old:
## x_corr
module x_corr #(parameter xi_bits = 12,
                parameter xq_bits = 12,
                parameter yi_bits = 12,
                parameter yq_bits = 12,
                parameter i_bits = 31,
                parameter q_bits = 31,
                parameter length = 102,
                parameter length_counter_bits = 7,
                parameter out_max_bits = 62
                )
   (input clk,
    input                              rst,
    output                             s_axis_tready,
    input [xi_bits - 1:0]              xi,
    input [xq_bits - 1:0]              xq,
    input [yi_bits - 1:0]              yi,
    input [yq_bits - 1:0]              yq,
    input                              m_axis_tvalid,
    input                              m_axis_tready,
    output [out_max_bits - 1:0]        out_max,
    output [length_counter_bits - 1:0] index,
    output                             s_axis_tvalid
    );
   wire                                s_axis_product_tvalid;
   wire                                m_axis_x_tvalid;
   wire                                m_axis_y_tvalid;
   wire                                m_axis_product_tready;
   wire signed [31 - 1:0] i;
   wire signed [31 - 1:0] q;
   assign m_axis_x_tvalid = m_axis_tvalid;
   assign m_axis_y_tvalid = m_axis_tvalid;
   assign m_axis_product_tready = s_axis_tready;
   dot_prod_pip #(.xi_bits(12),
                  .xq_bits(12),
                  .yi_bits(12),
                  .yq_bits(12),
                  .i_bits(31),
                  .q_bits(31),
                  .dot_length(100),
                  .dot_length_counter_bits(7),
                  .sum_i_bits(31),
                  .sum_q_bits(31)
                  ) dp_x_corr (.clk(clk),
                               .rst(rst),
                               .m_axis_product_tready(m_axis_product_tready),
                               .m_axis_x_tvalid(m_axis_x_tvalid),
                               .xi(xi),
                               .xq(xq),
                               .m_axis_y_tvalid(m_axis_y_tvalid),
                               .yi(yi),
  ...
Size in the first run: about 13,000 cells after synthesis, roughly 120 I/O pins, ~0.12 mm² of cells after synthesis.
clock: 6.76 ns
lec_check: 0
cap_margin: 30
core_margin: 2
core_utilization: 71
cts_cluster_diameter: 57
setup_slack_margin: -0.45
slew_margin: 20
run.sh (not shown) runs the stock make flow with config.mk's settings and CLKGATE_MAP_FILE=.
old finished every stage; the final checks, however, were not passed, the failures being negative setup slack.
## Diff of input files: new against old
- setting CTS_CLUSTER_SIZE to 44 for the first time
- changing the clock period (ns, I/O delays scaled along) from 6.76 to 6.43
Notes after the runs:
- Reported for new and old, core utilization at floorplan turned out identical to the last digit.
- On number of cells in Yosys stat, new and old are neck and neck.
- Between new and old, the CTS buffer count is lower for new.
- Diff old..new | count of hold buffers inserted by post-cts repair | unchanged
- Number of nets produced by synthesis came out exactly the same in new and old.
- Of the runs new and old, none of them finished clean.
- old finished all stages; layout check result: FAIL, due to negative setup slack.

========
Starting RTL as in the previous note.
Settings: LEC_CHECK=0, CAP_MARGIN=30, CORE_ASPECT_RATIO=0.65, CORE_MARGIN=2, CORE_UTILIZATION=18, GPL_ROUTABILITY_DRIVEN=0, GPL_TIMING_DRIVEN=0, PLACE_DENSITY_LB_ADDON=0.04, SLEW_MARGIN=20; clock period 15.3 ns.
Change:
--- a/flow/config.mk
+++ b/flow/config.mk
@@ -8,2 +8 @@
-export CAP_MARGIN = 30
-export CORE_ASPECT_RATIO = 0.65
+export CAP_MARGIN = 20
@@ -11,4 +10 @@
-export CORE_UTILIZATION = 18
-export GPL_ROUTABILITY_DRIVEN = 0
-export GPL_TIMING_DRIVEN = 0
-export PLACE_DENSITY_LB_ADDON = 0.04
+export CORE_UTILIZATION = 58
==> flow/constraint.sdc (replaced) <==
create_clock -name core_clock -period 6.9 [get_ports {clk}]
set_input_delay 1.3800 -clock core_clock [delete_from_list [all_inputs] [get_ports {clk}]]
set_output_delay 1.3800 -clock core_clock [all_outputs]
set_load 0.01 [all_outputs]
Effect: The changed run ran to the end with violations: setup timing. Non-clock buffer count grows by 1006. Die area shrinks by 69%. Global-route usage grows by 15 points. Design area grows by 4.4%. Sequential power grows by 120%. Worst setup slack loses 3.4 ns. Via count grows by 0.46%. Total power grows by 79%.
Change:
--- a/flow/config.mk
+++ b/flow/config.mk
@@ -7,0 +8 @@
+export ABC_AREA = 1
@@ -10 +11,2 @@
-export CORE_UTILIZATION = 58
+export CORE_UTILIZATION = 72
+export CTS_CLUSTER_DIAMETER = 398
==> flow/constraint.sdc (replaced) <==
create_clock -name core_clock -period 2.43 [get_ports {clk}]
set_input_delay 0.4860 -clock core_clock [delete_from_list [all_inputs] [get_ports {clk}]]
set_output_delay 0.4860 -clock core_clock [all_outputs]
set_load 0.01 [all_outputs]
Outcome:
- The new run died in 5_1_grt (GRT-0232)
- die area goes down by 12%
- synthesized area grows by 9.1%
- synthesized cell count grows by 32%
Change:
--- a/flow/config.mk
+++ b/flow/config.mk
@@ -8 +7,0 @@
-export ABC_AREA = 1
@@ -12 +11,2 @@
-export CTS_CLUSTER_DIAMETER = 398
+export CTS_CLUSTER_DIAMETER = 57
+export SETUP_SLACK_MARGIN = 1.18
==> flow/constraint.sdc (replaced) <==
create_clock -name core_clock -period 6.76 [get_ports {clk}]
set_input_delay 1.3520 -clock core_clock [delete_from_list [all_inputs] [get_ports {clk}]]
set_output_delay 1.3520 -clock core_clock [all_outputs]
set_load 0.01 [all_outputs]
What happened:
- This time the run produced a layout that fails on setup timing
- area after synthesis goes down by 8.3%
- die size goes down by 8.2%
- synthesized cell count goes down by about 24%
Change:
--- a/flow/config.mk
+++ b/flow/config.mk
@@ -11,2 +11,2 @@
-export CTS_CLUSTER_DIAMETER = 57
-export SETUP_SLACK_MARGIN = 1.18
+export PLACE_DENSITY_LB_ADDON = 0.2
+export SETUP_SLACK_MARGIN = 1.57
==> flow/constraint.sdc (replaced) <==
create_clock -name core_clock -period 8.11 [get_ports {clk}]
set_input_delay 1.6220 -clock core_clock [delete_from_list [all_inputs] [get_ports {clk}]]
set_output_delay 1.6220 -clock core_clock [all_outputs]
set_load 0.01 [all_outputs]
Effect: The new run passed the timing, DRC and antenna checks. Synthesized cell count does not change. Via count falls by a little under a tenth. Worst setup slack gains 1.8 ns. Total power falls by a quarter to a third. First-iteration DRC count falls by a quarter to a third. Wire length falls by roughly a tenth. Utilization falls by 6.4 points. Area after synthesis does not change.
Power is estimated from default activity; no workload was simulated.
